==> flow/design.v (excerpt) <==
module ULA_LCD(clk, rst, rs, rw, en, dados, SOMA, SUBT, MULT, IGUAL, A, B, sinalA, sinalB);
	input [7:0] A;
	input [7:0] B;
	input sinalA;
	input sinalB;
	input SOMA;
	input SUBT;
	input MULT;
	input IGUAL;
	output en;
	output rw;
	output rs;
	output [7:0] dados;
	input clk;
	input rst;
	reg rs;
	reg rw;
	reg en;
	reg [7:0] dados;
	reg [21:0] c45;
	reg [21:0] c5;
	reg [21:0] c25;
	integer c1;
	reg flag45;
	reg flag5;
	reg flag2meio;
	reg [9:0] est2;
	reg flagbt1;
	reg flagbt2;
	reg flagbt3;
	reg flagbt4;
	reg flag_rst;
	reg [31:0] estado;
	reg subest;
	reg [5:0] charPos;
	reg [1:0] operacao;
	reg menos;
	reg [7:0] Alinha;
	reg [7:0] Blinha;
	reg menosA;
	reg menosB;
	reg menosR;
	parameter T45 = 2250, T5 = 250, T25 = 125;
	parameter clear = 1, opSOMA=1, opSUBT=2, opMULT=3, opIGUAL=4, skipLn=192, WAIT=10, WRITE=11, DEFAULT=6;
	reg [21:0] n45, n5, n25;
	reg nf45, nf5, nf25;
	always @(posedge clk) begin
		n45 = c45; n5 = c5; n25 = c25;
		nf45 = flag45; nf5 = flag5; nf25 = flag2meio;
    	if(flag_rst) begin
        	n45 = 0;
        	n25 = 0;
        	n5 = 0;
        	nf5 = 0;
        	nf45 = 0;
  ...
Size: about 12000 cells after synthesis, roughly 67000 µm² of cells after synthesis.
Settings: LEC_CHECK=0, ABC_AREA=1, CAP_MARGIN=20, CORE_MARGIN=2, CORE_UTILIZATION=66, CTS_CLUSTER_DIAMETER=381, CTS_CLUSTER_SIZE=74, HOLD_SLACK_MARGIN=0.29, SLEW_MARGIN=20, TNS_END_PERCENT=5; clock period 67.6 ns.
run.sh (not shown) runs the stock make flow with config.mk's settings and CLKGATE_MAP_FILE=.
The starting point stopped in global routing (ODB-0269).
Edit:
--- a/flow/config.mk
+++ b/flow/config.mk
@@ -11,3 +11 @@
-export CORE_UTILIZATION = 66
-export CTS_CLUSTER_DIAMETER = 381
-export CTS_CLUSTER_SIZE = 74
+export CORE_UTILIZATION = 58
Result:
- With this change the flow produced a layout that fails on negative setup slack
- die area rises by about 14%
- synthesized area is unchanged
- synthesized cell count does not change

========
## P
ULA_LCD again, from the RTL that the note above started with.
clock: 120.0 ns
lec_check: 0
abc_area: 0
cap_margin: 35
cell_pad_in_sites_global_placement: 3
core_aspect_ratio: 0.61
core_margin: 2
core_utilization: 38
cts_cluster_diameter: 355
place_density_lb_addon: 0.09
slew_margin: 25
tns_end_percent: 95
Every stage of the flow completed for P, and the final layout passed the timing, design-rule and antenna checks.
Input changes introduced in Q (baseline for comparison: P):
- CAP_MARGIN now 20, was 35
- CORE_ASPECT_RATIO no longer set, was 0.61
- PLACE_DENSITY_LB_ADDON no longer set, was 0.09
- CORE_UTILIZATION now 40, was 38
- CTS_CLUSTER_DIAMETER no longer set, was 355
- ABC_AREA no longer set, was 0
- SLEW_MARGIN now 20, was 25
- TNS_END_PERCENT no longer set, was 95
- CELL_PAD_IN_SITES_GLOBAL_PLACEMENT no longer set, was 3
==> results <==
Per the comparison of Q with P, largest net degree at the start of global routing fell 5.
Diff P -> Q | clock skew | decrease of 0.0071 ns
In Q the combined buffer and inverter count along the critical path turned out 3 lower than in P.
Q vs P — multi-input gate share of the layout cell area rose 0.16 points.
| cell area after layout | Q vs P | ≈ equal |
Looking at headroom to the max-slew limit across P and Q, the one that comes out higher is P.
Compared with P, Q degrades tightest hold margin.
## Diff of input files: R against Q
- swapping 40 for 66 in CORE_UTILIZATION
- swapping 120.0 for 96.2 in the clock period (ns, I/O delays scaled along)
Notes after the runs:
There was hardly any difference in mapped cell area between R and Q.
Re total cell area reported by yosys after synthesis: no difference whatsoever between Q and R.
Any difference in first-pass GRT wire length between Q and R is small enough to ignore.
Edits applied to the flow inputs when going from R to S:
- putting MAX_ROUTING_LAYER at met4 where nothing was set
- swapping 66 for 65 in CORE_UTILIZATION
- swapping 96.2 for 90.9 in the clock period (ns, I/O delays scaled along)
## What came out
- Compared to R, S has tightest slew margin relative to the limit 4.6 points higher.
- Portion of the clock cycle consumed by the worst path in the final layout: S vs R up 3.8 points
- Looking at final cell count across S and R, the one that comes out lower is R.
- Cmp S vs R: final net count higher in S
- Initial antenna violation count, S and R, higher one = S.
- Looking at S and R, the worst hold slack is a wash.
- Relative to R, the post-cts sizing count of S is higher by 61.
- The flow for S finished, though final verification flagged negative setup slack.
Edits applied to the flow inputs when going from S to T:
- swapping 65 for 71 in CORE_UTILIZATION
- clearing MAX_ROUTING_LAYER, which used to be met4
- putting ABC_AREA at 1 where nothing was set
- swapping 90.9 for 79.4 in the clock period (ns, I/O delays scaled along)
--- outcome ---
| S | all stages done | FAIL | negative setup slack |. T was carried through to the last stage, and its layout satisfied the timing, design-rule and antenna checks. When T is set beside S, its relative area of non-clock buffer cells in the final design turns out to be 4.5 points smaller. For the combined area of all synthesized cells, T came in 0.0072 mm^2 higher than S did. Looking at highest routed metal layer, the met4 result is from S; the met5 one comes from T. Going from S to T, total negative slack grows by 8.64 ns. [T] area added between synthesis and finish fell 7.7 points relative to S. Per the comparison of T with S, global-route usage over all layers -0.65 points; setup slack after layout +5.71 ns; period utilization -6.9 points.

========
== main ==
ULA_LCD again, from the RTL that the note above started with.
==> flow/config.mk <==
export PLATFORM = sky130hd
export DESIGN_NAME = ULA_LCD
export DESIGN_NICKNAME = ULA_LCD
export VERILOG_FILES = /design/flow/design.v
export SDC_FILE = /design/flow/constraint.sdc
export NUM_CORES = 4
export LEC_CHECK = 0
export CAP_MARGIN = 20
export CELL_PAD_IN_SITES_GLOBAL_PLACEMENT = 1
export CORE_MARGIN = 2
export CORE_UTILIZATION = 61
export CTS_CLUSTER_DIAMETER = 102
export GPL_ROUTABILITY_DRIVEN = 1
export PLACE_DENSITY_LB_ADDON = 0.21
export SETUP_SLACK_MARGIN = -2.0
export SLEW_MARGIN = 20
==> flow/constraint.sdc <==
create_clock -name core_clock -period 179.0 [get_ports {clk}]
set_input_delay 35.8000 -clock core_clock [delete_from_list [all_inputs] [get_ports {clk}]]
set_output_delay 35.8000 -clock core_clock [all_outputs]
set_load 0.01 [all_outputs]
Input-level comparison between the feature branch and main:
Settings: removing GPL_ROUTABILITY_DRIVEN (formerly 1); changing CORE_UTILIZATION from 61 to 13; removing CTS_CLUSTER_DIAMETER (formerly 102); removing PLACE_DENSITY_LB_ADDON (formerly 0.21); removing SETUP_SLACK_MARGIN (formerly -2.0); removing CELL_PAD_IN_SITES_GLOBAL_PLACEMENT (formerly 1); changing the clock period (ns, I/O delays scaled along) from 179.0 to 126.0.
Findings:
Normalized max-slew margin down 6.7 points in the feature branch wrt main
From main to the feature branch the numbers moved as follows: met2 demand-to-capacity share in global routing lost 45 points; synthesized cell count neither gained nor lost much; final wirelength picked up an extra 4.3%.
Sort the feature branch and main by post-route clock period utilization, descending, and the feature branch comes first.
Comparing the feature branch with main, the layout buffering overhead excluding clock cells came out essentially unchanged.
Going from main to the feature branch, number of clock buffers inserted by TritonCTS climbed 2; number of fill cells in the layout climbed 43900.
